**flow/constraint.sdc**
```tcl
create_clock -name core_clock -period 4.15 [get_ports {clk}]
set_input_delay 0.8300 -clock core_clock [delete_from_list [all_inputs] [get_ports {clk}]]
set_output_delay 0.8300 -clock core_clock [all_outputs]
set_load 0.01 [all_outputs]
```
**flow/config.mk**
```make
export PLATFORM = sky130hd
export DESIGN_NAME = CONNECTED
export DESIGN_NICKNAME = CONNECTED
export VERILOG_FILES = /design/flow/design.v
export SDC_FILE = /design/flow/constraint.sdc
export NUM_CORES = 4
export LEC_CHECK = 0
export CAP_MARGIN = 20
export CORE_MARGIN = 2
export CORE_UTILIZATION = 69
export CTS_CLUSTER_DIAMETER = 116
export CTS_CLUSTER_SIZE = 99
export PLACE_DENSITY = 0.6
export SLEW_MARGIN = 20
```
**flow/design.v**
```verilog
module MUX2x1(input Sel, input [31:0] A, B, output [31:0] O);
    assign O = (Sel)? B:A;
endmodule
module MUX3x1(input [1:0] Sel, input [31:0] A, B, C, output [31:0] O);
    assign O = (Sel[1])? C:(Sel[0]? B:A);
endmodule
module ALU(out_sig, zero, a, b, alu_ct);
  output reg [31:0]out_sig;
  output zero;
  input [31:0]a;
  input [31:0]b;
  input [3:0]alu_ct;
  assign zero = (out_sig==0);
  always @ ( alu_ct, a, b) begin
	case ( alu_ct)
	0: out_sig <= a & b;  
	1: out_sig <= a | b;   
	2: out_sig <= a + b;  
	6: out_sig <= a - b;  
	default: out_sig <= 0;  
	endcase
   end
endmodule
module alu_control( ALUCtl, ALUOp, FuncCode);
   input [1:0] ALUOp;
   input [3:0] FuncCode;
   output reg [3:0]ALUCtl;
   always @ (ALUOp, FuncCode) begin
   if (ALUOp==2'b00)  
     ALUCtl <= 2;  
   else if(ALUOp==2'b01) 
       ALUCtl <= 6;  
   else if (ALUOp==2'b10)
      begin
      case(FuncCode)              
	   0: ALUCtl <= 2;  
	   8: ALUCtl <= 6;  
	   7: ALUCtl <= 0;  
	   6: ALUCtl <= 1;  
	   default: ALUCtl <=15;  
       endcase
      end
   else ALUCtl <=15;
   end
endmodule
module IMM_GEN(sign_ex_imm, inst);
   input [31:0]inst;
   output reg [31:0]sign_ex_imm;
   wire [6:0]opcode;
   assign opcode = inst[6:0]; 
   always @ (inst)
   begin
   case (opcode)
	7'd03: sign_ex_imm <= { {20{inst[31]}}, inst[31:20]}; 
	7'd35: sign_ex_imm  <= { {20{inst[31]}}, inst[31:25], inst[11:7]};  
	7'd99: sign_ex_imm  <= { {19{inst[31]}}, inst[31], inst[7],
                                    inst[30:25], inst[11:8], 1'b0}; 
	default: sign_ex_imm <= 32'b0;
   endcase
   end
endmodule
module REGISTER_FILE( input [4:0] Read_Reg1,
                      input [4:0] Read_Reg2,
                      input [4:0] Write_Reg,
                      input [31:0] Write_Data,
                      input Reset,
                      input Clk,
                      input RegWrite,
                      output [31:0] Read_Data1,
                      output [31:0] Read_Data2
                     );
reg [31:0] R [15:0];
integer ind;
assign Read_Data1 = (Read_Reg1[3:0] == 4'd0) ? 32'b0 : R[Read_Reg1[3:0]];
assign Read_Data2 = (Read_Reg2[3:0] == 4'd0) ? 32'b0 : R[Read_Reg2[3:0]];
always @(posedge Clk)
begin
    if (Reset == 1)
    begin
        for (ind = 0; ind < 16; ind = ind + 1)
            if (ind != 14)
                R[ind] <= 32'b0;
            else
                R[ind] <= 32'h1000;
    end
    else if (RegWrite == 1 && Write_Reg[3:0] != 4'd0)       
        R[Write_Reg[3:0]] <= Write_Data;
end
endmodule
module CONTROL(input [6:0] Opcode, input clk, rst, 
    output reg [1:0] PCSource, ALUOp, ALUSrcB, ALUSrcA,
    output reg PCWriteCond, PCWrite, IorD, MemRead, MemWrite,
        Mem2Reg, IRWrite, RegWrite);
    integer Step;
    always@(posedge clk)
    if(rst) begin 
        {PCSource, ALUOp, ALUSrcB,PCWriteCond, PCWrite, IorD, 
            MemRead, MemWrite, Mem2Reg, IRWrite, ALUSrcA, RegWrite} <= 0;
        Step <= 1;
    end
    else begin
        if (Step == 1)
	    begin
                PCSource <= 0;
                ALUOp <= 0;
                ALUSrcA <= 0;
                ALUSrcB <= 1;
                PCWriteCond <= 0;
                PCWrite <= 1;
                IorD <= 0;
                MemRead <= 1;
                MemWrite <= 0;
                Mem2Reg <= 0;
                IRWrite <= 1;
                RegWrite <= 0;
            end
        else if (Step == 2)
	    begin
                ALUSrcA <= 2;
                ALUSrcB <= 2;
                PCWrite <= 0;
                MemRead <= 0;
                IRWrite <= 0;
            end
        else if (Step == 3)
	    casex(Opcode[6:4])
                3'b0?0: begin
                    ALUSrcA <= 1;
                    ALUSrcB <= 2;
                    ALUOp <= 0;
                end
                3'b011: begin
                    ALUSrcA <= 1;
                    ALUSrcB <= 0;
                    ALUOp <= 2;
                end
                3'b110: begin
                    PCSource <= 1;
                    PCWriteCond <= 1;
                    ALUSrcA <= 1;
                    ALUSrcB <= 0;
                    ALUOp <= 1;
                end
            endcase
        else if (Step == 4)
	    begin
            PCWriteCond <= 0;
	    casex(Opcode[6:4])
                3'b000: begin
                    MemRead <= 1;
                    IorD <= 1;
                end
                3'b010: begin
                    MemWrite <= 1;
                    IorD <= 1;
                end
                3'b011: begin
                    RegWrite <= 1;
                    Mem2Reg <= 0;
                end
            endcase
            end
        else if (Step == 5)
	    begin
            MemWrite <= 0;
            RegWrite <= 0;
	    if(Opcode[6:4] == 3'b000) begin
                RegWrite <= 1;
                Mem2Reg <= 1;
            end
            end
        if (Step == 5) Step <= 1;
        else Step <= Step + 1;
    end
endmodule
module CONNECTED
    (
    input clk, rst,
    input [31:0] mem_rdata,
    output [31:0] mem_addr, mem_wdata,
    output mem_we, mem_re
    );
    wire pc_sel, pc_write_cond, pc_write, I_or_D, mem_read, mem_write,
        mem_to_reg, IR_write, reg_write, alu_zero_out, and_or;
    wire [3:0] alu_ctl;
    wire [31:0] read_data1, read_data2, write_data, imm_out_val, alu_input_A,
        alu_input_B, alu_out_signal, read_mem_data, pc_in, mem_address;
    wire [1:0] pc_src, alu_op, alu_src_B, alu_src_A;
    reg [31:0] pc_out, pc_old, instruction, mem_data_reg, A, B, ALUOut;
    MUX2x1 mux_I_or_D(I_or_D, pc_out, ALUOut, mem_address);
    assign mem_addr = mem_address;
    assign mem_wdata = B;
    assign mem_we = mem_write;
    assign mem_re = mem_read;
    assign read_mem_data = mem_rdata;
    MUX2x1 mux_mem_to_reg(mem_to_reg, ALUOut, mem_data_reg, write_data);
    REGISTER_FILE register_file(instruction[19:15], instruction[24:20], instruction[11:7], write_data, 
        rst, clk , reg_write, read_data1, read_data2);
    IMM_GEN imm_gen(imm_out_val, instruction);
    MUX3x1 mux_alu_input_A(alu_src_A, pc_out, A, pc_old, alu_input_A);
    MUX3x1 mux_alu_input_B(alu_src_B, B, 32'h4, imm_out_val, alu_input_B);
    ALU alu(alu_out_signal, alu_zero_out,alu_input_A, alu_input_B, alu_ctl);
    MUX2x1 muxPCSource(pc_src[0], alu_out_signal, ALUOut, pc_in);
    and(and_or, alu_zero_out, pc_write_cond);
    or(pc_sel, and_or, pc_write);
    CONTROL control(instruction[6:0], clk, rst, pc_src, alu_op, alu_src_B, alu_src_A,
        pc_write_cond, pc_write, I_or_D, mem_read, mem_write,
        mem_to_reg, IR_write, reg_write);
    alu_control aluControl(alu_ctl, alu_op, {instruction[30], instruction[14:12]});
    always@(posedge clk)
    if (rst) begin
        pc_out <= 0;
        pc_old <= 0;
        instruction <= 0;
        mem_data_reg <= 0;
        A <= 0;
        B <= 0;
        ALUOut <= 0;
    end
    else begin
        if(pc_sel) pc_out <= pc_in;
        if(IR_write) begin
            instruction <= read_mem_data;
            pc_old <= pc_out;
        end
        mem_data_reg <= read_mem_data;
        A <= read_data1;
        B <= read_data2;
        ALUOut <= alu_out_signal;
    end
endmodule
```
**flow/run.sh**
```bash
#!/bin/bash
# the make line also repeats each setting of config.mk as NAME=value (left out here)
make -C /OpenROAD-flow-scripts/flow DESIGN_CONFIG=/design/flow/config.mk WORK_HOME=/design/flow/orfs CLKGATE_MAP_FILE= finish
```
==> results.sh, run 1 <==
# physical design summary
export IMPL_haltStage="5_1_grt"
export IMPL_synth_area_mm2=0.0406
export IMPL_gr_total_overflow=6
export IMPL_ys_ff=782
export IMPL_syn_avg_cell_area_um2=11.9
export IMPL_status="stopped before the end"
export IMPL_cts_root_buf="clkbuf_16"
export IMPL_initial_utilization_pct=70.2
export IMPL_io_buffers=99
export IMPL_synth_cells_yosys=3413
export IMPL_ys_sh_simple_pct=14.3
export IMPL_synthTopCellsByArea="edfxtp_1, mux4_2, dfxtp_1"
export IMPL_holdBufCountCts=0
export IMPL_common_cells="nor2_1, edfxtp_1, mux4_2"
export IMPL_logic_family="multiplexers"
export IMPL_cts_sinks=782
export IMPL_track_usage_pct=79.0
export IMPL_ioPinCount=100
export IMPL_mux_share_pct=22.0
export IMPL_core_mm2=0.0579
export IMPL_ys_sh_xor_pct=1.27
export IMPL_die_w_um=247
export IMPL_aoi_share_pct=6.97
export IMPL_dp_hpwl_um=111000
export IMPL_cts_buffers=15
export IMPL_edf_count=512
export IMPL_yosysWarnings=6
export IMPL_rows=88
export IMPL_synthArstFlopShare_pct=0
export IMPL_place_congestion=1.04
export IMPL_yosys_area_mm2=0.0406
export IMPL_htreeDepth=1
export IMPL_chipArea_mm2=0.0608
export IMPL_die_size_y_um=247
export IMPL_synth_seq_share_pct=51.1
export IMPL_ff_type="edfxtp_1"
export IMPL_synthCells=3413
export IMPL_yosysTopAreaCellShare_pct=37.8
export IMPL_yosysTopAreaCell="edfxtp_1"
export IMPL_placed_area_mm2=0.0455
export IMPL_stop_error="[ERROR GRT-0232] Routing congestion too high. Check the congestion heatmap in the GUI."
export IMPL_clk_path_buf_depth=3
export IMPL_most_common_cell="nor2_1"
export IMPL_place_worst_setup_slack_ns=-1.62
export IMPL_ys_sh_adder_pct=1.39
export IMPL_yosysUniqueCellTypes=88
-- stage by stage --
step / util, % / instances
2_1_floorplan: - / 3444
4_1_cts: 80.9 / 4530
3_5_place_dp: 78.5 / 4486
3_3_place_gp: 78.5 / 4484
-- repair_timing --
action / 4_1_cts
cloned: 5
pin swaps: 51
buffers inserted: 14
setup endpoints to repair: 62
gates resized: 151
-- routing by layer --
metal / global-route usage [%] / GRT overflow
met3: 70.8 / 0
met1: 78.3 / 0
met5: 50.2 / 0
met2: 90.6 / 0
met4: 75.1 / 6
==> run 2, diff against run 1 <==
- CORE_ASPECT_RATIO: default -> 0.91
- CORE_UTILIZATION: 69 -> 72
- CTS_CLUSTER_DIAMETER: 116 -> 199
- CTS_CLUSTER_SIZE: 99 -> 25
- PLACE_DENSITY: 0.6 -> default
- PLACE_DENSITY_LB_ADDON: default -> 0.3
- SETUP_SLACK_MARGIN: default -> 0.83
- clock period: 4.15 -> 5.35 ns (I/O delays scaled with it)
==> run 2 against run 1 <==
Against the previous run: the flow again stops in 5_1_grt; die size fell by 4.1%; area after synthesis did not move; synthesized cell count did not move.
==> results.sh, run 2 <==
# physical design summary
export IMPL_most_common_cell="nor2_1"
export IMPL_yosysTopAreaCellShare_pct=37.8
export IMPL_synth_cells_yosys=3413
export IMPL_core_mm2=0.0561
export IMPL_logic_family="multiplexers"
export IMPL_common_cells="nor2_1, edfxtp_1, mux4_2"
export IMPL_synth_area_mm2=0.0406
export IMPL_status="stopped before the end"
export IMPL_rows=83
export IMPL_dp_cells=4292
export IMPL_htreeDepth=2
export IMPL_haltStage="5_1_grt"
export IMPL_yosysTopAreaCell="edfxtp_1"
export IMPL_chipArea_mm2=0.0584
export IMPL_ys_sh_simple_pct=14.3
export IMPL_die_w_um=253
export IMPL_cts_sinks=782
export IMPL_yosys_area_mm2=0.0406
export IMPL_io_buffers=99
export IMPL_ys_sh_xor_pct=1.27
export IMPL_ioPinCount=100
export IMPL_clk_path_buf_depth=3
export IMPL_synthArstFlopShare_pct=0
export IMPL_yosysWarnings=6
export IMPL_syn_avg_cell_area_um2=11.9
export IMPL_ys_sh_adder_pct=1.39
export IMPL_initial_utilization_pct=72.5
export IMPL_synthTopCellsByArea="edfxtp_1, mux4_2, dfxtp_1"
export IMPL_ys_ff=782
export IMPL_holdBufCountCts=0
export IMPL_cts_root_buf="clkbuf_16"
export IMPL_ff_type="edfxtp_1"
export IMPL_place_congestion=1.00
export IMPL_mux_share_pct=22.0
export IMPL_dp_hpwl_um=103000
export IMPL_cts_buffers=37
export IMPL_aoi_share_pct=6.97
export IMPL_edf_count=512
export IMPL_synthCells=3413
export IMPL_yosysUniqueCellTypes=88
export IMPL_synth_seq_share_pct=51.1
export IMPL_die_size_y_um=231
## run 2: through the flow
| step | instance area (um2) | hold slack [ns] | worst slack (ns) |
|---|---|---|---|
| floorplan | 40900 | 0.435 | 0.333 |
| global placement | 44100 | 0.467 | -0.239 |
| detailed placement | 44100 | 0.482 | -0.310 |
| CTS | 46000 | 0.501 | 0.175 |
## run 2: repair_timing
item / CTS
hold endpoints to repair: 0
gates resized: 161
buffers inserted: 13
pin swaps: 68
setup endpoints to repair: 46
cloned: 5
==> run 3, diff against run 2 <==
- ABC_AREA: default -> 1
- CELL_PAD_IN_SITES_DETAIL_PLACEMENT: default -> 2
- CORE_ASPECT_RATIO: 0.91 -> 0.98
- CORE_MARGIN: 2 -> 7
- CORE_UTILIZATION: 72 -> 38
- CTS_CLUSTER_DIAMETER: 199 -> default
- CTS_CLUSTER_SIZE: 25 -> default
- GPL_ROUTABILITY_DRIVEN: default -> 1
- GPL_TIMING_DRIVEN: default -> 0
- HOLD_SLACK_MARGIN: default -> 0.13
- PLACE_DENSITY_LB_ADDON: 0.3 -> 0.15
- SETUP_SLACK_MARGIN: 0.83 -> 2.45
- TNS_END_PERCENT: default -> 30
- clock period: 5.35 -> 12.5 ns (I/O delays scaled with it)
==> run 3 against run 2 <==
Against the previous run: now clean on timing, DRC and antenna; die size rose by 100%; area after synthesis rose by 2.1%; synthesized cell count rose by 54%.
==> results.sh, run 3 <==
# yosys + openroad results
export IMPL_p_clk_share_pct=24.9
export IMPL_ys_sh_adder_pct=1.19
export IMPL_ant_nets=0
export IMPL_drcViolationCount=0
export IMPL_cts_clk_slew_worst_paths_ns=0.07
export IMPL_holdBufCountCts=0
export IMPL_hold_path_class="reg2reg"
export IMPL_yosysTopAreaCell="edfxtp_1"
export IMPL_cts_root_buf="clkbuf_16"
export IMPL_critPathKind="reg2reg"
export IMPL_io_buffers=99
export IMPL_chipArea_mm2=0.119
export IMPL_placed_area_mm2=0.0449
export IMPL_dp_hpwl_um=179000
export IMPL_logic_area_mm2=0.0176
export IMPL_rows=119
export IMPL_clk_path_buf_depth=3
export IMPL_min_period_ns=6.79
export IMPL_synth_cells_yosys=5268
export IMPL_ioPinCount=100
export IMPL_ys_ff=782
export IMPL_syn_avg_cell_area_um2=7.87
export IMPL_clkLatencyLatePin_ns=0.73
export IMPL_cp_start_kind="flop"
export IMPL_holdPathEnd="control.Step[0]"
export IMPL_fin_area_mm2=0.0479
export IMPL_synthTopCellsByArea="edfxtp_1, dfxtp_1, o21ai_0"
export IMPL_fillers=12182
export IMPL_hold_viol_final=0
export IMPL_leakagePower_uw=0.0183
export IMPL_power_uw=11200
export IMPL_place_congestion=1.03
export IMPL_drt_iter0_markers=6092
export IMPL_htreeDepth=3
export IMPL_cp_end_kind="flop"
export IMPL_p_int_uw=5710
export IMPL_logic_family="simple AND/OR/NAND/NOR gates"
export IMPL_yosys_area_mm2=0.0415
export IMPL_yosysUniqueCellTypes=52
export IMPL_die_size_y_um=341
export IMPL_vias_per_cell=6.56
export IMPL_pwr_share_seq_pct=28.8
export IMPL_setup_viol_count_final=0
export IMPL_postLayoutCoreUtil_pct=44.4
export IMPL_reg2reg_slack_ns=5.71
export IMPL_worst_path_largest_cell_delay_ns=0.72
export IMPL_hold_depth=1
export IMPL_powerClk_uw=2790
export IMPL_swShare_pct=49.0
export IMPL_powerSeq_uw=3220
export IMPL_slowest_stage="nor2_1"
export IMPL_vias=46208
export IMPL_critPathRequiredTime_ns=13.10
export IMPL_grt_first_pass_wirelength_um=352000
export IMPL_fin_skew_ns=0.0308
export IMPL_wl_per_cell_um=35.9
export IMPL_dr_pass1_iters=7
export IMPL_common_cells="nor2_1, o21ai_0, nand2_1"
export IMPL_grt_pass1_vias=47952
export IMPL_die_w_um=348
export IMPL_grt_antenna_before_repair=16
export IMPL_cts_tree="built"
export IMPL_hp_start="control.Step[0]"
export IMPL_warnings=31
export IMPL_grt_max_degree=33
export IMPL_gr_total_overflow=0
export IMPL_flop_area_mm2=0.0208
export IMPL_reg2reg_from="instruction[20]"
export IMPL_drv_cap=0
export IMPL_post_cts_setup_buffer_count=0
export IMPL_maxSlewViolCount=0
export IMPL_most_common_cell="nor2_1"
export IMPL_edf_count=512
export IMPL_maxSlewHeadroom_pct=13.8
export IMPL_wl_um=253000
export IMPL_aoi_share_pct=19.2
export IMPL_ys_sh_simple_pct=20.3
export IMPL_synth_seq_share_pct=50.1
export IMPL_power_density_mw_per_mm2=234
export IMPL_crit_family="simple AND/OR/NAND/NOR gates"
export IMPL_post_route_period_util_pct=54.3
export IMPL_synthToLayoutAreaGrowth_pct=15.4
export IMPL_yosysTopAreaCellShare_pct=37.1
export IMPL_worst_path_buf_inv=5
export IMPL_cp_max_fo=10
export IMPL_pwr_share_comb_pct=46.3
export IMPL_startpoint="instruction[20]"
export IMPL_p_sw_uw=5500
export IMPL_max_freq_ghz=0.147
export IMPL_crit_end="pc_out[7]"
export IMPL_synthArstFlopShare_pct=0
export IMPL_yosysWarnings=6
export IMPL_track_usage_pct=40.6
export IMPL_synth_area_mm2=0.0415
export IMPL_cts_resized=0
export IMPL_mux_share_pct=0.459
export IMPL_reg2regPathDepth=33
export IMPL_synthCells=5268
export IMPL_core_mm2=0.108
export IMPL_cts_sinks=782
export IMPL_status="complete, no violations"
export IMPL_cp_depth=33
export IMPL_ff_type="edfxtp_1"
export IMPL_final_nets=5581
export IMPL_worst_pin_slew_ns=1.26
export IMPL_maxPowerGroup="combinational cells"
export IMPL_comb_power_uw=5190
export IMPL_r2r_end="pc_out[7]"
export IMPL_worstPathArrival_ns=7.39
export IMPL_ys_sh_xor_pct=0.781
export IMPL_initial_utilization_pct=38.5
export IMPL_tns_ns=0
export IMPL_cts_buffers=91
export IMPL_rsz0062_at_grt="false"
export IMPL_irDropWorstVdd_mv=0.104
## run 3: through the flow
stage	hold WS, ns	setup WS (ns)	cells
finish	0.518	5.71	7039
global placement	0.449	5.24	6850
CTS	0.506	5.90	7033
detailed placement	0.481	5.93	6867
floorplan	0.424	7.94	5299
global route	0.526	5.52	7033
## run 3: layout make-up
cell class / count / area share (%)
Tap cell: 1452 / 3.80
Multi-Input combinational cell: 3663 / 36.8
Clock buffer: 130 / 5.51
Antenna cell: 6 / 0.0314
Timing Repair Buffer: 116 / 2.88
Clock inverter: 36 / 0.633
Inverter: 470 / 3.69
Sequential cell: 782 / 43.4
Buffer: 384 / 3.22
## run 3: layer usage
layer / track usage (%) / routed length (um)
met5: 0.938 / 261
met4: 33.8 / 26500
met3: 11.2 / 27200
met2: 62.8 / 110000
met1: 46.7 / 88700
==> run 4, diff against run 3 <==
- ABC_AREA: 1 -> default
- CAP_MARGIN: 20 -> 25
- CELL_PAD_IN_SITES_DETAIL_PLACEMENT: 2 -> default
- CORE_ASPECT_RATIO: 0.98 -> 1.96
- CORE_MARGIN: 7 -> 2
- GPL_ROUTABILITY_DRIVEN: 1 -> default
- GPL_TIMING_DRIVEN: 0 -> default
- HOLD_SLACK_MARGIN: 0.13 -> default
- PLACE_DENSITY_LB_ADDON: 0.15 -> default
- SETUP_SLACK_MARGIN: 2.45 -> 0.37
- SLEW_MARGIN: 20 -> 35
- TNS_END_PERCENT: 30 -> default
- clock period: 12.5 -> 4.99 ns (I/O delays scaled with it)
==> run 4 against run 3 <==
Against the previous run: now fails the layout checks on negative setup slack; die size shrank 7.5%; via count shrank 33%; critical path depth shrank 8; largest cell class unchanged.
==> results.sh, run 4 <==
# yosys + openroad results
export IMPL_holdBufCountCts=0
export IMPL_vias=30925
export IMPL_htreeDepth=3
export IMPL_edf_count=512
export IMPL_final_nets=3850
export IMPL_chipArea_mm2=0.110
export IMPL_reg2regPathDepth=25
export IMPL_grt_antenna_before_repair=5
export IMPL_gr_total_overflow=0
export IMPL_aoi_share_pct=6.97
export IMPL_hp_start="instruction[18]"
export IMPL_worstPathArrival_ns=5.80
export IMPL_max_freq_ghz=0.189
export IMPL_dr_pass1_iters=5
export IMPL_place_worst_setup_slack_ns=-0.758
export IMPL_comb_power_uw=13500
export IMPL_ff_type="edfxtp_1"
export IMPL_cts_tree="built"
export IMPL_power_uw=27000
export IMPL_crit_family="AND-OR/OR-AND gates"
export IMPL_common_cells="nor2_1, edfxtp_1, mux4_2"
export IMPL_critPathRequiredTime_ns=5.50
export IMPL_setup_viol_count_final=32
export IMPL_logic_area_mm2=0.0199
export IMPL_synth_seq_share_pct=51.1
export IMPL_yosysTopAreaCellShare_pct=37.8
export IMPL_cts_buffers=69
export IMPL_cts_sinks=782
export IMPL_dp_hpwl_um=102000
export IMPL_hold_viol_final=0
export IMPL_holdPathEnd="instruction[18]"
export IMPL_yosys_area_mm2=0.0406
export IMPL_maxSlewViolCount=0
export IMPL_synthArstFlopShare_pct=0
export IMPL_synthToLayoutAreaGrowth_pct=21.9
export IMPL_holdWs_ns=0.487
export IMPL_cp_start_kind="flop"
export IMPL_clk_path_buf_depth=3
export IMPL_io_buffers=99
export IMPL_yosysUniqueCellTypes=88
export IMPL_cts_root_buf="clkbuf_16"
export IMPL_grt_max_degree=131
export IMPL_fin_skew_ns=0.0253
export IMPL_die_w_um=238
export IMPL_drt_iter0_markers=2594
export IMPL_cts_clk_slew_worst_paths_ns=0.07
export IMPL_status="finished with violations"
export IMPL_powerSeq_uw=8010
export IMPL_hold_path_class="reg2reg"
export IMPL_synthTopCellsByArea="edfxtp_1, mux4_2, dfxtp_1"
export IMPL_synth_area_mm2=0.0406
export IMPL_flop_area_mm2=0.0208
export IMPL_reg2reg_from="instruction[5]"
export IMPL_cp_common_cell="buf_6"
export IMPL_p_clk_share_pct=20.4
export IMPL_slowest_stage="or4b_4"
export IMPL_ys_sh_xor_pct=1.27
export IMPL_mux_share_pct=22.0
export IMPL_die_size_y_um=462
export IMPL_ioPinCount=100
export IMPL_ys_ff=782
export IMPL_p_sw_uw=10500
export IMPL_wl_um=150000
export IMPL_powerClk_uw=5520
export IMPL_p_int_uw=16500
export IMPL_irDropWorstVdd_mv=0.593
export IMPL_core_mm2=0.107
export IMPL_cp_end_kind="flop"
export IMPL_leakagePower_uw=0.0170
export IMPL_vias_per_cell=5.95
export IMPL_placed_area_mm2=0.0460
export IMPL_most_common_cell="nor2_1"
export IMPL_clkLatencyLatePin_ns=0.67
export IMPL_worst_path_largest_cell_delay_ns=0.50
export IMPL_layoutNonFillerInstCount=5195
export IMPL_ys_sh_simple_pct=14.3
export IMPL_startpoint="instruction[5]"
export IMPL_rows=168
export IMPL_fin_area_mm2=0.0495
export IMPL_syn_avg_cell_area_um2=11.9
export IMPL_violations="negative setup slack"
export IMPL_synthCells=3413
export IMPL_r2r_end="pc_out[24]"
export IMPL_rsz0062_at_grt="true"
export IMPL_fillers=9588
export IMPL_worst_path_buf_inv=4
export IMPL_ant_nets=0
export IMPL_wl_per_cell_um=28.9
export IMPL_pwr_share_seq_pct=29.6
export IMPL_cp_depth=25
export IMPL_synth_cells_yosys=3413
export IMPL_initial_utilization_pct=38.1
export IMPL_dp_cells=5030
export IMPL_drv_cap=0
export IMPL_logic_family="multiplexers"
export IMPL_yosysTopAreaCell="edfxtp_1"
export IMPL_hold_depth=2
export IMPL_setup_ws_ns=-0.304
export IMPL_ys_sh_adder_pct=1.39
export IMPL_grt_pass1_vias=31404
export IMPL_track_usage_pct=27.2
export IMPL_post_route_period_util_pct=106
export IMPL_min_period_ns=5.29
export IMPL_maxPowerGroup="combinational cells"
export IMPL_drcViolationCount=0
export IMPL_cp_max_fo=7
export IMPL_reg2reg_slack_ns=-0.30
export IMPL_worst_pin_slew_ns=0.984
export IMPL_power_density_mw_per_mm2=546
export IMPL_warnings=40
export IMPL_pwr_share_comb_pct=50.0
export IMPL_crit_end="pc_out[24]"
export IMPL_swShare_pct=38.9
export IMPL_critPathKind="reg2reg"
export IMPL_yosysWarnings=6
export IMPL_maxSlewHeadroom_pct=34.4
export IMPL_place_congestion=1.03
export IMPL_grt_first_pass_wirelength_um=214000
[run 4: final cells by class]
class / count / area share [%]
multi-input combinational: 2359 / 40.2
sequential: 782 / 42.1
tap: 1360 / 3.44
timing repair buffer: 540 / 9.51
inverter: 25 / 0.189
clock buffer: 94 / 3.88
antenna: 2 / 0.0101
clock inverter: 33 / 0.760
[run 4: per-stage QoR]
step / util, % / TNS [ns]
floorplan: - / -0.716
global placement: 43.1 / -21.67
detailed placement: 43.1 / -21.83
CTS: 45.8 / -5.56
global route: 46.5 / -10.76
finish: 46.5 / -7.68
[run 4: repair_timing]
item / in CTS / in global routing
cloned: 3 / 0
pin swaps: 42 / 54
endpoints found under the setup margin: 46 / 42
gates resized: 129 / 127
hold endpoints to repair: 0 / 0
setup buffers: 13 / 20
[run 4: layer usage]
metal  track usage, %  routed length [um]  share of wire [%]
met5                0                  30              0.020
met4             20.2               12900                8.6
met1             27.7               48300                 32
met2             50.4               79500                 53
met3             3.84                9530                6.3
==> run 5, diff against run 4 <==
- CAP_MARGIN: 25 -> 20
- CORE_ASPECT_RATIO: 1.96 -> default
- CORE_UTILIZATION: 38 -> 72
- SETUP_SLACK_MARGIN: 0.37 -> -0.32
- SLEW_MARGIN: 35 -> 20
- clock period: 4.99 -> 4.61 ns (I/O delays scaled with it)
==> run 5 against run 4 <==
Against the previous run: the run now fails in 5_1_grt; die size fell by 47%; synthesized cell count did not move; area after synthesis did not move.
==> results.sh, run 5 <==
# physical design summary
export IMPL_status="stopped before the end"
export IMPL_haltStage="5_1_grt"
export IMPL_stop_error="[ERROR GRT-0232] Routing congestion too high. Check the congestion heatmap in the GUI."
export IMPL_ff_type="edfxtp_1"
export IMPL_cts_root_buf="clkbuf_16"
export IMPL_mux_share_pct=22.0
export IMPL_htreeDepth=3
export IMPL_ys_sh_adder_pct=1.39
export IMPL_aoi_share_pct=6.97
export IMPL_common_cells="nor2_1, edfxtp_1, mux4_2"
export IMPL_ioPinCount=100
export IMPL_edf_count=512
export IMPL_clk_path_buf_depth=3
export IMPL_yosysTopAreaCell="edfxtp_1"
export IMPL_place_congestion=1.04
export IMPL_rows=87
export IMPL_placed_area_mm2=0.0450
export IMPL_initial_utilization_pct=72.5
export IMPL_die_size_y_um=242
export IMPL_gr_total_overflow=170
export IMPL_synthArstFlopShare_pct=0
export IMPL_synthTopCellsByArea="edfxtp_1, mux4_2, dfxtp_1"
export IMPL_synth_area_mm2=0.0406
export IMPL_synthCells=3413
export IMPL_yosysWarnings=6
export IMPL_cts_sinks=782
export IMPL_most_common_cell="nor2_1"
export IMPL_yosysTopAreaCellShare_pct=37.8
export IMPL_logic_family="multiplexers"
export IMPL_dp_hpwl_um=103000
export IMPL_chipArea_mm2=0.0583
export IMPL_yosys_area_mm2=0.0406
export IMPL_cts_buffers=78
export IMPL_ys_ff=782
export IMPL_syn_avg_cell_area_um2=11.9
export IMPL_synth_cells_yosys=3413
export IMPL_ys_sh_simple_pct=14.3
export IMPL_io_buffers=99
export IMPL_ys_sh_xor_pct=1.27
export IMPL_die_w_um=242
export IMPL_holdBufCountCts=0
export IMPL_synth_seq_share_pct=51.1
export IMPL_yosysUniqueCellTypes=88
export IMPL_track_usage_pct=87.6
export IMPL_core_mm2=0.0561
-- run 5: timing repair --
item,CTS
gates resized,129
endpoints found under the setup margin,36
pin swaps,44
cloned,2
buffers inserted,17
-- run 5: per-stage QoR --
step                      setup slack [ns]  hold slack [ns]  std cells
after floorplan                     -0.407            0.435       3444
after global placement               -1.06            0.459       4410
after detailed placement             -1.02            0.470       4410
after CTS                           -0.680            0.481       4568
-- run 5: layer usage --
metal,overflow,global-route usage [%]
met2,72,96.2
met1,6,86.3
met3,7,82.1
met4,85,87.7
met5,0,59.2
==> run 6, diff against run 5 <==
- CORE_UTILIZATION: 72 -> 40
- PLACE_DENSITY: default -> 0.6
- SETUP_SLACK_MARGIN: -0.32 -> 1.81
- clock period: 4.61 -> 7.18 ns (I/O delays scaled with it)
==> run 6 against run 5 <==
Against the previous run: the run now finishes clean; area after synthesis unchanged; synthesized cell count unchanged; die size rose by 78%.
==> results.sh, run 6 <==
# yosys + openroad results
export IMPL_yosysTopAreaCellShare_pct=37.8
export IMPL_synth_cells_yosys=3413
export IMPL_hold_path_class="reg2reg"
export IMPL_yosysUniqueCellTypes=88
export IMPL_grt_max_degree=168
export IMPL_postLayoutCoreUtil_pct=47.5
export IMPL_rows=116
export IMPL_post_route_period_util_pct=74.7
export IMPL_logic_family="multiplexers"
export IMPL_worstPathArrival_ns=5.92
export IMPL_slowest_stage="or4b_4"
export IMPL_place_congestion=0.948
export IMPL_comb_power_uw=7560
export IMPL_grt_pass1_vias=28991
export IMPL_io_buffers=99
export IMPL_worst_path_buf_inv=1
export IMPL_cts_sinks=782
export IMPL_cp_start_kind="flop"
export IMPL_cp_depth=21
export IMPL_placed_area_mm2=0.0433
export IMPL_startpoint="instruction[5]"
export IMPL_holdPathEnd="pc_old[7]"
export IMPL_dr_pass1_iters=7
export IMPL_maxSlewViolCount=0
export IMPL_ff_type="edfxtp_1"
export IMPL_holdBufCountCts=0
export IMPL_maxPowerGroup="combinational cells"
export IMPL_place_worst_setup_slack_ns=0.757
export IMPL_clk_path_buf_depth=3
export IMPL_warnings=35
export IMPL_yosysTopAreaCell="edfxtp_1"
export IMPL_die_size_y_um=323
export IMPL_cts_buffers=84
export IMPL_grt_antenna_before_repair=8
export IMPL_ioPinCount=100
export IMPL_synthCells=3413
export IMPL_tns_ns=0
export IMPL_initial_utilization_pct=40.5
export IMPL_p_int_uw=10900
export IMPL_reg2regPathDepth=21
export IMPL_ys_ff=782
export IMPL_crit_end="pc_out[21]"
export IMPL_fin_skew_ns=0.0273
export IMPL_cp_common_cell="a2111oi_2"
export IMPL_mux_share_pct=22.0
export IMPL_drcViolationCount=0
export IMPL_powerClk_uw=4620
export IMPL_track_usage_pct=26.2
export IMPL_yosysWarnings=6
export IMPL_fillers=8916
export IMPL_aoi_share_pct=6.97
export IMPL_p_sw_uw=6890
export IMPL_worst_path_largest_cell_delay_ns=0.56
export IMPL_htreeDepth=3
export IMPL_wl_per_cell_um=28.2
export IMPL_final_nets=3560
export IMPL_p_clk_share_pct=26.0
export IMPL_drv_cap=0
export IMPL_leakagePower_uw=0.0158
export IMPL_ys_sh_adder_pct=1.39
export IMPL_ys_sh_simple_pct=14.3
export IMPL_wl_um=139000
export IMPL_status="complete, no violations"
export IMPL_pwr_share_seq_pct=31.5
export IMPL_synth_area_mm2=0.0406
export IMPL_clkLatencyLatePin_ns=0.65
export IMPL_cts_root_buf="clkbuf_16"
export IMPL_crit_chain="clkbuf_16 > nor2b_1 > a2111oi_2 > o22a_2 > and3_4 > nand3_4 > nor3_4 > nor2_1 > xor2_1 > ha_4 > a2111oi_2 > o21a_1 > o31ai_2 > or4b_4 > a211oi_4 > xnor2_2 > a21oi_2 > and4_1 > and4_4 > nand2_8 > o311ai_4"
export IMPL_critPathRequiredTime_ns=7.74
export IMPL_synthArstFlopShare_pct=0
export IMPL_core_mm2=0.100
export IMPL_chipArea_mm2=0.104
export IMPL_r2r_end="pc_out[21]"
export IMPL_synth_seq_share_pct=51.1
export IMPL_irDropWorstVdd_mv=0.387
export IMPL_reg2reg_slack_ns=1.81
export IMPL_rsz0062_at_grt="true"
export IMPL_cp_end_kind="flop"
export IMPL_critPathKind="reg2reg"
export IMPL_power_density_mw_per_mm2=373
export IMPL_hp_start="pc_old[7]"
export IMPL_gr_total_overflow=0
export IMPL_cp_max_fo=7
export IMPL_reg2reg_from="instruction[5]"
export IMPL_min_period_ns=5.37
export IMPL_cts_clk_slew_worst_paths_ns=0.06
export IMPL_synthTopCellsByArea="edfxtp_1, mux4_2, dfxtp_1"
export IMPL_die_w_um=323
export IMPL_common_cells="nor2_1, edfxtp_1, mux4_2"
export IMPL_setup_ws_ns=1.81
export IMPL_setup_viol_count_final=0
export IMPL_hold_viol_final=0
export IMPL_maxSlewHeadroom_pct=18.4
export IMPL_vias=29894
export IMPL_power_uw=17800
export IMPL_cts_tree="built"
export IMPL_powerSeq_uw=5610
export IMPL_max_freq_ghz=0.186
export IMPL_drt_iter0_markers=3977
export IMPL_grt_first_pass_wirelength_um=199000
export IMPL_synthToLayoutAreaGrowth_pct=17.4
export IMPL_vias_per_cell=6.08
export IMPL_hold_depth=2
export IMPL_ant_nets=0
export IMPL_edf_count=512
export IMPL_syn_avg_cell_area_um2=11.9
export IMPL_pwr_share_comb_pct=42.5
export IMPL_swShare_pct=38.7
export IMPL_ys_sh_xor_pct=1.27
export IMPL_yosys_area_mm2=0.0406
export IMPL_dp_hpwl_um=84400
export IMPL_fin_area_mm2=0.0477
export IMPL_worst_pin_slew_ns=1.22
export IMPL_crit_family="simple AND/OR/NAND/NOR gates"
export IMPL_most_common_cell="nor2_1"
[run 6: metrics by stage]
stage / hold WS [ns] / cells
final: 0.491 / 4918
after global routing: 0.517 / 4917
after CTS: 0.499 / 4898
after detailed placement: 0.483 / 4724
after global placement: 0.473 / 4724
after floorplan: 0.435 / 3444
[run 6: layout make-up]
| class | instances | area [um2] | area share, % |
|---|---|---|---|
| Sequential cell | 782 | 20800 | 43.6 |
| Inverter | 25 | 93.8 | 0.197 |
| Clock buffer | 117 | 2440 | 5.12 |
| Tap cell | 1357 | 1700 | 3.56 |
| Timing Repair Buffer | 233 | 2170 | 4.55 |
| Clock inverter | 41 | 499 | 1.05 |
| Multi-Input combinational cell | 2361 | 20000 | 41.9 |
| Antenna cell | 2 | 5.00 | 0.0105 |
[run 6: per-layer routing]
layer	routed length [um]	part of all wire (%)	GRT usage [%]	vias to the layer above
li1	-	-	-	12832
met1	54700	39	34.9	15070
met2	65000	47	41.9	1667
met3	13200	9.5	5.47	319
met4	5970	4.3	10.6	6
met5	37	0.027	0	-
[run 6: timing repair]
item	in CTS	in global routing
pin swaps	18	59
resized	70	178
buffers inserted	14	13
endpoints found under the setup margin	34	33
gates cloned	2	5
==> run 7, diff against run 6 <==
- CORE_UTILIZATION: 40 -> 71
- CTS_CLUSTER_SIZE: default -> 36
- PLACE_DENSITY: 0.6 -> default
- SETUP_SLACK_MARGIN: 1.81 -> 0.58
- clock period: 7.18 -> 5.55 ns (I/O delays scaled with it)
==> run 7 against run 6 <==
Against the previous run: the flow now stops in 5_1_grt; area after synthesis stayed put; die size is 43% lower; synthesized cell count stayed put.
==> results.sh, run 7 <==
# physical design summary
export IMPL_status="stopped before the end"
export IMPL_haltStage="5_1_grt"
export IMPL_stop_error="[ERROR GRT-0232] Routing congestion too high. Check the congestion heatmap in the GUI."
export IMPL_rows=87
export IMPL_yosysUniqueCellTypes=88
export IMPL_yosysTopAreaCell="edfxtp_1"
export IMPL_chipArea_mm2=0.0592
export IMPL_yosys_area_mm2=0.0406
export IMPL_most_common_cell="nor2_1"
export IMPL_ioPinCount=100
export IMPL_ys_sh_adder_pct=1.39
export IMPL_ff_type="edfxtp_1"
export IMPL_synth_area_mm2=0.0406
export IMPL_placed_area_mm2=0.0440
export IMPL_synth_cells_yosys=3413
export IMPL_initial_utilization_pct=71.9
export IMPL_edf_count=512
export IMPL_ys_ff=782
export IMPL_synthTopCellsByArea="edfxtp_1, mux4_2, dfxtp_1"
export IMPL_aoi_share_pct=6.97
export IMPL_ys_sh_simple_pct=14.3
export IMPL_yosysWarnings=6
export IMPL_die_size_y_um=243
export IMPL_syn_avg_cell_area_um2=11.9
export IMPL_track_usage_pct=80.6
export IMPL_dp_hpwl_um=105000
export IMPL_dp_cells=4299
export IMPL_clk_path_buf_depth=3
export IMPL_holdBufCountCts=0
export IMPL_mux_share_pct=22.0
export IMPL_yosysTopAreaCellShare_pct=37.8
export IMPL_logic_family="multiplexers"
export IMPL_cts_buffers=79
export IMPL_common_cells="nor2_1, edfxtp_1, mux4_2"
export IMPL_ys_sh_xor_pct=1.27
export IMPL_gr_total_overflow=71
export IMPL_io_buffers=99
export IMPL_core_mm2=0.0565
export IMPL_htreeDepth=3
export IMPL_cts_root_buf="clkbuf_16"
export IMPL_place_congestion=0.996
export IMPL_synthArstFlopShare_pct=0
export IMPL_cts_sinks=782
export IMPL_synth_seq_share_pct=51.1
export IMPL_die_w_um=243
export IMPL_synthCells=3413
run 7: metrics by stage:
stage / worst slack [ns] / total power [uW]
global placement: -0.115 / 16900
floorplan: 0.533 / 12800
detailed placement: -0.331 / 17300
CTS: 0.266 / 24000
run 7: timing repair:
| item | 4_1_cts |
|---|---|
| cloned | 7 |
| buffers inserted | 8 |
| setup endpoints to repair | 35 |
| pin swaps | 33 |
| gates resized | 116 |
run 7: metal layers:
layer	global-route usage (%)	GRT overflow
met1	80.8	1
met2	91.8	23
met3	72.2	2
met4	77.7	45
met5	44.4	0
==> run 8, diff against run 7 <==
- CORE_UTILIZATION: 71 -> 61
- CTS_CLUSTER_SIZE: 36 -> 21
- PLACE_DENSITY: default -> 0.6
- SETUP_SLACK_MARGIN: 0.58 -> default
- clock period: 5.55 -> 4.31 ns (I/O delays scaled with it)
==> run 8 against run 7 <==
Against the previous run: now fails the layout checks on negative setup slack; synthesized cell count unchanged; area after synthesis unchanged; die size up 16%.
==> results.sh, run 8 <==
# yosys + openroad results
export IMPL_cts_buffers=82
export IMPL_slowest_stage="or4b_4"
export IMPL_drv_cap=0
export IMPL_synthCells=3413
export IMPL_critPathKind="reg2reg"
export IMPL_crit_end="pc_out[29]"
export IMPL_grt_antenna_before_repair=12
export IMPL_setup_ws_ns=-1.07
export IMPL_cts_root_buf="clkbuf_16"
export IMPL_place_worst_setup_slack_ns=-1.65
export IMPL_synth_seq_share_pct=51.1
export IMPL_setup_viol_count_final=42
export IMPL_reg2regPathDepth=26
export IMPL_cp_max_fo=11
export IMPL_yosysTopAreaCell="edfxtp_1"
export IMPL_synthArstFlopShare_pct=0
export IMPL_power_density_mw_per_mm2=661
export IMPL_reg2reg_slack_ns=-1.07
export IMPL_worst_pin_slew_ns=1.12
export IMPL_violations="negative setup slack"
export IMPL_hp_start="control.MemWrite"
export IMPL_rows=94
export IMPL_wl_um=154000
export IMPL_clk_path_buf_depth=3
export IMPL_placed_area_mm2=0.0455
export IMPL_grt_pass1_vias=33635
export IMPL_logic_family="multiplexers"
export IMPL_hold_depth=2
export IMPL_most_common_cell="nor2_1"
export IMPL_cp_depth=26
export IMPL_irDropWorstVdd_mv=0.622
export IMPL_cp_common_cell="buf_6"
export IMPL_ys_ff=782
export IMPL_hold_path_class="reg2reg"
export IMPL_worst_path_largest_cell_delay_ns=0.50
export IMPL_fillers=3980
export IMPL_yosysWarnings=6
export IMPL_chipArea_mm2=0.0687
export IMPL_post_route_period_util_pct=125
export IMPL_pwr_share_comb_pct=49.2
export IMPL_die_size_y_um=262
export IMPL_startpoint="instruction[5]"
export IMPL_p_sw_uw=12700
export IMPL_rsz0062_at_grt="true"
export IMPL_synthToLayoutAreaGrowth_pct=22.7
export IMPL_worst_path_buf_inv=5
export IMPL_ant_nets=0
export IMPL_fin_skew_ns=0.0619
export IMPL_cts_sinks=782
export IMPL_cts_tree="built"
export IMPL_place_congestion=0.968
export IMPL_holdWs_ns=0.474
export IMPL_drt_iter0_markers=5261
export IMPL_yosysTopAreaCellShare_pct=37.8
export IMPL_critPathRequiredTime_ns=4.79
export IMPL_yosys_area_mm2=0.0406
export IMPL_ioPinCount=100
export IMPL_r2r_end="pc_out[29]"
export IMPL_worstPathArrival_ns=5.86
export IMPL_grt_max_degree=131
export IMPL_maxSlewHeadroom_pct=25.5
export IMPL_io_buffers=99
export IMPL_common_cells="nor2_1, edfxtp_1, mux4_2"
export IMPL_vias_per_cell=7.10
export IMPL_aoi_share_pct=6.97
export IMPL_pwr_share_seq_pct=27.8
export IMPL_cp_start_kind="flop"
export IMPL_ys_sh_simple_pct=14.3
export IMPL_synth_cells_yosys=3413
export IMPL_yosysUniqueCellTypes=88
export IMPL_edf_count=512
export IMPL_synthTopCellsByArea="edfxtp_1, mux4_2, dfxtp_1"
export IMPL_syn_avg_cell_area_um2=11.9
export IMPL_dr_pass1_iters=10
export IMPL_p_clk_share_pct=23.0
export IMPL_hold_viol_final=0
export IMPL_clkLatencyLatePin_ns=0.69
export IMPL_initial_utilization_pct=61.7
export IMPL_drcViolationCount=0
export IMPL_synth_area_mm2=0.0406
export IMPL_dp_hpwl_um=95600
export IMPL_vias=33844
export IMPL_comb_power_uw=16200
export IMPL_ys_sh_adder_pct=1.39
export IMPL_fin_area_mm2=0.0499
export IMPL_max_freq_ghz=0.186
export IMPL_htreeDepth=3
export IMPL_die_w_um=262
export IMPL_track_usage_pct=44.8
export IMPL_ys_sh_xor_pct=1.27
export IMPL_cp_end_kind="flop"
export IMPL_min_period_ns=5.38
export IMPL_ff_type="edfxtp_1"
export IMPL_gr_total_overflow=0
export IMPL_core_mm2=0.0659
export IMPL_mux_share_pct=22.0
export IMPL_reg2reg_from="instruction[5]"
export IMPL_maxPowerGroup="combinational cells"
export IMPL_status="finished with violations"
export IMPL_swShare_pct=38.4
export IMPL_cts_clk_slew_worst_paths_ns=0.06
export IMPL_maxSlewViolCount=0
export IMPL_powerClk_uw=7590
export IMPL_final_nets=3902
export IMPL_leakagePower_uw=0.0175
export IMPL_crit_family="simple AND/OR/NAND/NOR gates"
export IMPL_wl_per_cell_um=32.4
export IMPL_p_int_uw=20300
export IMPL_warnings=39
export IMPL_powerSeq_uw=9170
export IMPL_holdPathEnd="control.MemWrite"
export IMPL_grt_first_pass_wirelength_um=221000
## run 8: through the flow
stage	utilization, %	instances	setup TNS, ns	power [uW]
floorplan	-	3444	-22.79	16500
global route	75.7	4762	-41.28	33900
detailed placement	69.0	4565	-60.82	22800
finish	75.7	4766	-34.95	33000
global placement	69.0	4565	-58.76	22600
CTS	74.7	4740	-30.32	31400
## run 8: timing repair
action,CTS,global route
hold buffers,0,0
setup endpoints to repair,62,63
gates cloned,1,3
gates resized,173,110
pin swaps,49,65
setup buffers,26,21
## run 8: layout make-up
| type | instances | area, um2 | area share [%] |
|---|---|---|---|
| Clock inverter | 41 | 581 | 1.16 |
| Timing Repair Buffer | 579 | 5050 | 10.1 |
| Sequential cell | 782 | 20800 | 41.7 |
| Clock buffer | 110 | 2310 | 4.63 |
| Multi-Input combinational cell | 2359 | 19900 | 40.0 |
| Antenna cell | 6 | 15.0 | 0.0301 |
| Tap cell | 864 | 1080 | 2.17 |
| Inverter | 25 | 93.8 | 0.188 |
## run 8: metal layers
metal,wire length (um),share of wire (%),global-route usage (%)
met1,50400,33,55.8
met2,71700,47,70.8
met3,20500,13,12.2
met5,175,0.11,0.694
met4,11400,7.4,26.3
==> run 9, diff against run 8 <==
- CORE_UTILIZATION: 61 -> 57
- CTS_CLUSTER_SIZE: 21 -> default
- PLACE_DENSITY: 0.6 -> default
- clock period: 4.31 -> 3.88 ns (I/O delays scaled with it)
==> run 9 against run 8 <==
Against the previous run: wire length is 7.8% lower; register-to-register slack lost 0.49 ns; largest power group unchanged; critical path type unchanged; clock-buffer cell count decreased by 4; combinational power is 16% higher; sequential power grew about 10%; first-iteration DRC count decreased by 22%; cell area increased by 1.2%; sequential share of layout area fell by 0.51 points; global-route usage decreased by 6.3 points; core utilization down 3.9 points; the layout still fails its checks (negative setup slack); die size grew 6.9%; via count down 4.0%.
==> results.sh, run 9 <==
# yosys + openroad results
export IMPL_logic_family="multiplexers"
export IMPL_yosysTopAreaCell="edfxtp_1"
export IMPL_worstPathArrival_ns=5.94
export IMPL_p_clk_share_pct=21.4
export IMPL_powerClk_uw=7890
export IMPL_grt_pass1_vias=32294
export IMPL_hp_start="pc_old[20]"
export IMPL_cts_clk_slew_worst_paths_ns=0.06
export IMPL_grt_first_pass_wirelength_um=208000
export IMPL_rows=97
export IMPL_fin_area_mm2=0.0505
export IMPL_dr_pass1_iters=6
export IMPL_ys_sh_adder_pct=1.39
export IMPL_mux_share_pct=22.0
export IMPL_die_w_um=271
export IMPL_cp_start_kind="flop"
export IMPL_cp_end_kind="flop"
export IMPL_cts_buffers=80
export IMPL_power_density_mw_per_mm2=730
export IMPL_crit_family="AND-OR/OR-AND gates"
export IMPL_aoi_share_pct=6.97
export IMPL_min_period_ns=5.44
export IMPL_cts_tree="built"
export IMPL_synth_area_mm2=0.0406
export IMPL_yosysWarnings=6
export IMPL_initial_utilization_pct=57.8
export IMPL_grt_max_degree=177
export IMPL_comb_power_uw=18800
export IMPL_startpoint="instruction[5]"
export IMPL_vias=32494
export IMPL_leakagePower_uw=0.0177
export IMPL_synthTopCellsByArea="edfxtp_1, mux4_2, dfxtp_1"
export IMPL_clk_path_buf_depth=3
export IMPL_synthToLayoutAreaGrowth_pct=24.3
export IMPL_worst_path_largest_cell_delay_ns=0.50
export IMPL_drv_cap=0
export IMPL_maxSlewViolCount=0
export IMPL_post_route_period_util_pct=140
export IMPL_synthCells=3413
export IMPL_setup_ws_ns=-1.56
export IMPL_edf_count=512
export IMPL_p_int_uw=22700
export IMPL_rsz0062_at_grt="true"
export IMPL_reg2reg_slack_ns=-1.56
export IMPL_place_congestion=0.977
export IMPL_irDropWorstVdd_mv=0.868
export IMPL_htreeDepth=3
export IMPL_cts_sinks=782
export IMPL_hold_viol_final=0
export IMPL_critPathRequiredTime_ns=4.38
export IMPL_yosysTopAreaCellShare_pct=37.8
export IMPL_ioPinCount=100
export IMPL_setup_viol_count_final=53
export IMPL_ys_sh_simple_pct=14.3
export IMPL_chipArea_mm2=0.0734
export IMPL_warnings=39
export IMPL_io_buffers=99
export IMPL_worst_pin_slew_ns=1.12
export IMPL_wl_um=142000
export IMPL_drt_iter0_markers=4121
export IMPL_yosysUniqueCellTypes=88
export IMPL_die_size_y_um=271
export IMPL_fin_skew_ns=0.0401
export IMPL_yosys_area_mm2=0.0406
export IMPL_holdPathEnd="pc_old[20]"
export IMPL_r2r_end="pc_out[29]"
export IMPL_drcViolationCount=0
export IMPL_crit_end="pc_out[29]"
export IMPL_powerSeq_uw=10200
export IMPL_syn_avg_cell_area_um2=11.9
export IMPL_cp_common_cell="buf_6"
export IMPL_most_common_cell="nor2_1"
export IMPL_common_cells="nor2_1, edfxtp_1, mux4_2"
export IMPL_max_freq_ghz=0.184
export IMPL_holdWs_ns=0.497
export IMPL_worst_path_buf_inv=6
export IMPL_clkLatencyLatePin_ns=0.65
export IMPL_reg2reg_from="instruction[5]"
export IMPL_synth_seq_share_pct=51.1
export IMPL_hold_path_class="reg2reg"
export IMPL_ant_nets=0
export IMPL_core_mm2=0.0703
export IMPL_holdBufCountCts=0
export IMPL_wl_per_cell_um=29.2
export IMPL_synthArstFlopShare_pct=0
export IMPL_grt_antenna_before_repair=6
export IMPL_status="finished with violations"
export IMPL_vias_per_cell=6.67
export IMPL_swShare_pct=38.3
export IMPL_ff_type="edfxtp_1"
export IMPL_violations="negative setup slack"
export IMPL_cts_root_buf="clkbuf_16"
export IMPL_maxSlewHeadroom_pct=24.1
export IMPL_final_nets=3938
export IMPL_ys_ff=782
export IMPL_maxPowerGroup="combinational cells"
export IMPL_placed_area_mm2=0.0460
export IMPL_cp_depth=26
export IMPL_p_sw_uw=14100
export IMPL_reg2regPathDepth=26
export IMPL_gr_total_overflow=0
export IMPL_cp_max_fo=13
export IMPL_pwr_share_comb_pct=51.0
export IMPL_dp_hpwl_um=95000
export IMPL_critPathKind="reg2reg"
export IMPL_synth_cells_yosys=3413
export IMPL_hold_depth=2
export IMPL_slowest_stage="or4b_4"
export IMPL_track_usage_pct=38.6
export IMPL_pwr_share_seq_pct=27.6
export IMPL_ys_sh_xor_pct=1.27
## run 9: metal layers
metal  share of wire [%]  vias to the layer above  global-route usage [%]
met4                 5.4                        6                    18.7
li1                    -                    13587                       -
met2                  47                     2289                    61.6
met1                  36                    16120                    50.5
met5               0.025                        -                       0
met3                  11                      492                    8.10
## run 9: area by class of cell
type	count	area (um2)
fill	4816	19800
sequential	782	20800
antenna	2	5.00
multi-input combinational	2359	20200
tap	940	1180
clock buffer	106	2210
timing repair buffer	617	5530
clock inverter	41	455
inverter	25	93.8
## run 9: repair_timing
item	in CTS	in global routing
cloned	3	1
pin swaps	46	122
gates resized	172	162
endpoints found under the hold margin	0	0
buffers inserted	27	34
endpoints found under the setup margin	56	57
## run 9: per-stage QoR
step,setup slack (ns),total power [uW],util [%],TNS [ns],std cells
2_1_floorplan,-1.14,18300,-,-38.67,3444
3_3_place_gp,-1.90,25400,65.4,-76.61,4671
3_5_place_dp,-2.08,25600,65.4,-81.54,4671
4_1_cts,-1.33,34900,70.5,-49.58,4847
5_1_grt,-1.69,38200,71.8,-66.93,4870
6_report,-1.56,36900,71.8,-59.66,4872
==> run 10, diff against run 9 <==
- CORE_UTILIZATION: 57 -> 65
- CTS_CLUSTER_DIAMETER: default -> 27
- PLACE_DENSITY: default -> 0.6
- SETUP_SLACK_MARGIN: default -> 1.16
- clock period: 3.88 -> 4.96 ns (I/O delays scaled with it)
==> run 10 against run 9 <==
Against the previous run: the run now fails in 5_1_grt; die size is 12% lower; synthesized cell count stayed put; area after synthesis stayed put.
==> results.sh, run 10 <==
# physical design summary
export IMPL_ff_type="edfxtp_1"
export IMPL_synthCells=3413
export IMPL_yosysUniqueCellTypes=88
export IMPL_aoi_share_pct=6.97
export IMPL_rows=91
export IMPL_cts_sinks=782
export IMPL_status="stopped before the end"
export IMPL_place_congestion=0.939
export IMPL_ys_sh_xor_pct=1.27
export IMPL_logic_family="multiplexers"
export IMPL_die_w_um=254
export IMPL_edf_count=512
export IMPL_yosysTopAreaCell="edfxtp_1"
export IMPL_synth_area_mm2=0.0406
export IMPL_synthTopCellsByArea="edfxtp_1, mux4_2, dfxtp_1"
export IMPL_syn_avg_cell_area_um2=11.9
export IMPL_common_cells="nor2_1, edfxtp_1, mux4_2"
export IMPL_synth_seq_share_pct=51.1
export IMPL_die_size_y_um=254
export IMPL_ys_ff=782
export IMPL_core_mm2=0.0617
export IMPL_dp_hpwl_um=97500
export IMPL_yosys_area_mm2=0.0406
export IMPL_holdBufCountCts=0
export IMPL_io_buffers=99
export IMPL_clk_path_buf_depth=3
export IMPL_synthArstFlopShare_pct=0
export IMPL_htreeDepth=4
export IMPL_synth_cells_yosys=3413
export IMPL_ioPinCount=100
export IMPL_initial_utilization_pct=65.8
export IMPL_yosysTopAreaCellShare_pct=37.8
export IMPL_most_common_cell="nor2_1"
export IMPL_haltStage="5_1_grt"
export IMPL_ys_sh_adder_pct=1.39
export IMPL_placed_area_mm2=0.0450
export IMPL_cts_root_buf="clkbuf_16"
export IMPL_cts_buffers=154
export IMPL_mux_share_pct=22.0
export IMPL_chipArea_mm2=0.0645
export IMPL_stop_error="[ERROR DRT-9419] Inst _3155_ not found in insts_set_"
export IMPL_yosysWarnings=6
export IMPL_ys_sh_simple_pct=14.3
-- run 10: stage by stage --
stage	std cells	setup WS [ns]	utilization [%]
after floorplan	3444	-0.0563	-
after global placement	4483	-0.755	73.0
after detailed placement	4483	-0.790	73.0
after CTS	4816	-0.386	83.9
-- run 10: timing repair --
action | in CTS
endpoints found under the setup margin | 77
gates resized | 224
pin swaps | 86
gates cloned | 5
setup buffers | 43
==> run 11, diff against run 10 <==
- CORE_UTILIZATION: 65 -> 63
- CTS_CLUSTER_DIAMETER: 27 -> 358
- SETUP_SLACK_MARGIN: 1.16 -> 0.66
==> run 11 against run 10 <==
Against the previous run: now fails the layout checks on negative setup slack; die size up 3.1%; area after synthesis stayed put; synthesized cell count unchanged.
==> results.sh, run 11 <==
# yosys + openroad results
export IMPL_core_mm2=0.0641
export IMPL_vias_per_cell=7.05
export IMPL_setup_viol_count_final=32
export IMPL_worst_pin_slew_ns=1.18
export IMPL_hold_path_class="reg2reg"
export IMPL_initial_utilization_pct=63.4
export IMPL_violations="negative setup slack"
export IMPL_dp_hpwl_um=92300
export IMPL_tns_ns=-11.54
export IMPL_synthTopCellsByArea="edfxtp_1, mux4_2, dfxtp_1"
export IMPL_clkLatencyLatePin_ns=0.65
export IMPL_yosysWarnings=6
export IMPL_synth_area_mm2=0.0406
export IMPL_cts_tree="built"
export IMPL_syn_avg_cell_area_um2=11.9
export IMPL_vias=32930
export IMPL_status="finished with violations"
export IMPL_irDropWorstVdd_mv=0.448
export IMPL_dr_pass1_iters=8
export IMPL_die_w_um=258
export IMPL_track_usage_pct=43.3
export IMPL_cp_end_kind="flop"
export IMPL_p_int_uw=16900
export IMPL_place_worst_setup_slack_ns=-0.671
export IMPL_cts_root_buf="clkbuf_16"
export IMPL_rsz0062_at_grt="true"
export IMPL_leakagePower_uw=0.0170
export IMPL_wl_um=145000
export IMPL_edf_count=512
export IMPL_pwr_share_comb_pct=48.0
export IMPL_ant_nets=0
export IMPL_io_buffers=99
export IMPL_yosysUniqueCellTypes=88
export IMPL_logic_area_mm2=0.0198
export IMPL_yosysTopAreaCellShare_pct=37.8
export IMPL_power_density_mw_per_mm2=561
export IMPL_holdWs_ns=0.478
export IMPL_clk_path_buf_depth=3
export IMPL_p_sw_uw=10500
export IMPL_critPathRequiredTime_ns=5.42
export IMPL_synth_cells_yosys=3413
export IMPL_ys_sh_xor_pct=1.27
export IMPL_grt_antenna_before_repair=3
export IMPL_maxPowerGroup="combinational cells"
export IMPL_powerSeq_uw=8090
export IMPL_crit_family="AND-OR/OR-AND gates"
export IMPL_grt_first_pass_wirelength_um=211000
export IMPL_logic_family="multiplexers"
export IMPL_reg2reg_from="instruction[5]"
export IMPL_drv_cap=0
export IMPL_ys_sh_simple_pct=14.3
export IMPL_hold_viol_final=0
export IMPL_hp_start="control.PCWriteCond"
export IMPL_startpoint="instruction[5]"
export IMPL_cts_sinks=782
export IMPL_worstPathArrival_ns=5.85
export IMPL_gr_total_overflow=0
export IMPL_die_size_y_um=258
export IMPL_most_common_cell="nor2_1"
export IMPL_yosysTopAreaCell="edfxtp_1"
export IMPL_max_freq_ghz=0.185
export IMPL_pwr_share_seq_pct=29.5
export IMPL_rows=93
export IMPL_min_period_ns=5.40
export IMPL_warnings=43
export IMPL_reg2regPathDepth=28
export IMPL_flop_area_mm2=0.0208
export IMPL_hold_depth=2
export IMPL_wl_per_cell_um=31.1
export IMPL_synth_seq_share_pct=51.1
export IMPL_aoi_share_pct=6.97
export IMPL_slowest_stage="or4b_4"
export IMPL_comb_power_uw=13100
export IMPL_chipArea_mm2=0.0665
export IMPL_ys_sh_adder_pct=1.39
export IMPL_htreeDepth=3
export IMPL_swShare_pct=38.4
export IMPL_maxSlewViolCount=0
export IMPL_place_congestion=0.986
export IMPL_drt_iter0_markers=4806
export IMPL_fin_skew_ns=0.0383
export IMPL_drcViolationCount=0
export IMPL_reg2reg_slack_ns=-0.44
export IMPL_grt_pass1_vias=32628
export IMPL_synthToLayoutAreaGrowth_pct=20.1
export IMPL_worst_path_buf_inv=7
export IMPL_cp_common_cell="buf_4"
export IMPL_final_nets=3825
export IMPL_cp_max_fo=16
export IMPL_common_cells="nor2_1, edfxtp_1, mux4_2"
export IMPL_grt_max_degree=203
export IMPL_maxSlewHeadroom_pct=19.8
export IMPL_synthCells=3413
export IMPL_cp_depth=28
export IMPL_holdBufCountCts=0
export IMPL_crit_end="pc_out[29]"
export IMPL_fillers=3966
export IMPL_ioPinCount=100
export IMPL_cts_clk_slew_worst_paths_ns=0.06
export IMPL_r2r_end="pc_out[29]"
export IMPL_synthArstFlopShare_pct=0
export IMPL_ff_type="edfxtp_1"
export IMPL_yosys_area_mm2=0.0406
export IMPL_cts_buffers=81
export IMPL_post_route_period_util_pct=109
export IMPL_powerClk_uw=6150
export IMPL_cp_start_kind="flop"
export IMPL_p_clk_share_pct=22.5
export IMPL_worst_path_largest_cell_delay_ns=0.51
export IMPL_mux_share_pct=22.0
export IMPL_holdPathEnd="control.PCWriteCond"
export IMPL_ys_ff=782
export IMPL_setup_ws_ns=-0.436
export IMPL_postLayoutCoreUtil_pct=76.1
export IMPL_critPathKind="reg2reg"
## run 11: routing by layer
layer | vias up | wire length (um) | GRT usage, %
met4 | 4 | 9200 | 23.5
met2 | 2861 | 67500 | 68.6
met1 | 16090 | 49200 | 55.6
li1 | 13357 | - | -
met5 | - | 27 | 0
met3 | 618 | 19200 | 10.8
## run 11: final cells by class
type	count	share of cell area (%)
flip-flops and latches	782	42.7
multi-input cells	2359	40.5
repair buffers	503	8.96
clock buffers	102	4.59
well taps	855	2.19
clock inverters	46	0.897
inverters	25	0.192
diodes	1	0.00513
## run 11: timing repair
action                                  CTS  global route
resized                                 118           100
endpoints found under the setup margin   50            49
cloned                                    1             2
buffers inserted                         17            20
pin swaps                                42            69
## run 11: through the flow
step           cell area, um2  total power [uW]  instances
2_1_floorplan           40900             14300       3444
3_3_place_gp            44900             19400       4484
3_5_place_dp            44900             19500       4484
4_1_cts                 48200             26300       4650
5_1_grt                 48800             28200       4672
6_report                48800             27400       4673
==> run 12, diff against run 11 <==
- CORE_ASPECT_RATIO: default -> 0.98
- CORE_UTILIZATION: 63 -> 64
- CTS_CLUSTER_DIAMETER: 358 -> 219
- GPL_ROUTABILITY_DRIVEN: default -> 1
- HOLD_SLACK_MARGIN: default -> -0.1
- MAX_ROUTING_LAYER: default -> met4
- PLACE_DENSITY: 0.6 -> default
- PLACE_DENSITY_LB_ADDON: default -> 0.01
- SETUP_SLACK_MARGIN: 0.66 -> 1.4
- TNS_END_PERCENT: default -> 30
- clock period: 4.96 -> 4.75 ns (I/O delays scaled with it)
==> run 12 against run 11 <==
Against the previous run: core utilization up 2.7 points; highest routed layer is now met4; critical endpoint is now pc_out[19]; still fails the layout checks on negative setup slack; global-route usage rose by 6.7 points; sequential power is 4.2% higher; cell area grew 1.5%; die size shrank 1.5%; sequential cell count stayed put; cell count is 0.79% higher; setup slack worse by 0.11 ns; critical path type unchanged.
==> results.sh, run 12 <==
# yosys + openroad results
export IMPL_power_uw=30100
export IMPL_status="finished with violations"
export IMPL_synthArstFlopShare_pct=0
export IMPL_reg2regPathDepth=24
export IMPL_cp_max_fo=8
export IMPL_ys_sh_simple_pct=14.3
export IMPL_maxSlewViolCount=0
export IMPL_cp_depth=24
export IMPL_most_common_cell="nor2_1"
export IMPL_p_clk_share_pct=21.9
export IMPL_ys_ff=782
export IMPL_rsz0062_at_grt="true"
export IMPL_drt_iter0_markers=6081
export IMPL_core_mm2=0.0629
export IMPL_common_cells="nor2_1, edfxtp_1, mux4_2"
export IMPL_worst_path_largest_cell_delay_ns=0.39
export IMPL_cp_start_kind="flop"
export IMPL_grt_antenna_before_repair=12
export IMPL_cts_clk_slew_worst_paths_ns=0.07
export IMPL_die_w_um=259
export IMPL_cp_common_cell="buf_6"
export IMPL_powerSeq_uw=8430
export IMPL_hp_start="control.PCWriteCond"
export IMPL_ant_nets=0
export IMPL_ff_type="edfxtp_1"
export IMPL_synthTopCellsByArea="edfxtp_1, mux4_2, dfxtp_1"
export IMPL_slowest_stage="nor4bb_4"
export IMPL_critPathKind="reg2reg"
export IMPL_reg2reg_slack_ns=-0.54
export IMPL_synth_cells_yosys=3413
export IMPL_clkLatencyLatePin_ns=0.65
export IMPL_synthToLayoutAreaGrowth_pct=21.9
export IMPL_power_density_mw_per_mm2=607
export IMPL_grt_pass1_vias=34685
export IMPL_cts_root_buf="clkbuf_16"
export IMPL_irDropWorstVdd_mv=0.822
export IMPL_io_buffers=99
export IMPL_tns_ns=-15.73
export IMPL_setup_viol_count_final=33
export IMPL_drv_cap=0
export IMPL_yosys_area_mm2=0.0406
export IMPL_violations="negative setup slack"
export IMPL_setup_ws_ns=-0.542
export IMPL_mux_share_pct=22.0
export IMPL_ys_sh_xor_pct=1.27
export IMPL_drcViolationCount=0
export IMPL_worst_pin_slew_ns=1.09
export IMPL_grt_first_pass_wirelength_um=229000
export IMPL_wl_per_cell_um=34.0
export IMPL_initial_utilization_pct=64.6
export IMPL_comb_power_uw=15100
export IMPL_pwr_share_comb_pct=50.1
export IMPL_fin_skew_ns=0.0398
export IMPL_maxPowerGroup="combinational cells"
export IMPL_final_nets=3870
export IMPL_dp_hpwl_um=95300
export IMPL_synth_area_mm2=0.0406
export IMPL_met2WireLength_um=71100
export IMPL_htreeDepth=3
export IMPL_edf_count=512
export IMPL_wl_um=160000
export IMPL_vias=35018
export IMPL_crit_chain="mux2i_2 > nor3_2 > o311ai_2 > nor4bb_4 > buf_6 > buf_6 > a21oi_2 > xnor2_1 > ha_1 > a21o_1 > or3_4 > buf_4 > o211ai_1 > buf_4 > nand2_2 > xor2_2 > a21oi_2 > o2111a_1 > and4_1 > nand4_1 > buf_6 > buf_12 > o21ai_2 > o211ai_1"
export IMPL_hold_depth=2
export IMPL_hold_path_class="reg2reg"
export IMPL_yosysUniqueCellTypes=88
export IMPL_synth_seq_share_pct=51.1
export IMPL_clk_path_buf_depth=3
export IMPL_powerClk_uw=6600
export IMPL_logic_family="multiplexers"
export IMPL_holdBufCountCts=0
## run 12: what timing repair did
item,4_1_cts,5_1_grt
setup buffers,27,19
cloned,6,2
gates resized,170,114
setup endpoints to repair,120,144
pin swaps,44,113
## run 12: stage by stage
step / setup WS, ns / cell area, um2 / utilization [%]
global route: -0.744 / 49500 / 78.8
floorplan: -0.267 / 40900 / -
detailed placement: -0.815 / 45200 / 71.9
finish: -0.542 / 49500 / 78.8
global placement: -0.721 / 45200 / 71.9
CTS: -0.410 / 48800 / 77.7
## run 12: cell type report
| type | count | area, um2 |
|---|---|---|
| Multi-Input combinational cell | 2360 | 19900 |
| Antenna cell | 14 | 35.0 |
| Timing Repair Buffer | 550 | 4930 |
| Inverter | 25 | 93.8 |
| Tap cell | 837 | 1050 |
| Sequential cell | 782 | 20800 |
| Clock inverter | 33 | 410 |
| Clock buffer | 109 | 2270 |
| Fill cell | 3347 | 13300 |
## run 12: layer usage
metal  track usage, %  vias up
li1                 -    13464
met1             59.3    16423
met2             74.5     3968
met3             16.3     1163
met4             31.1        0
met5                -        -
Power figures rest on the tool's default switching activity, not on a simulated workload.
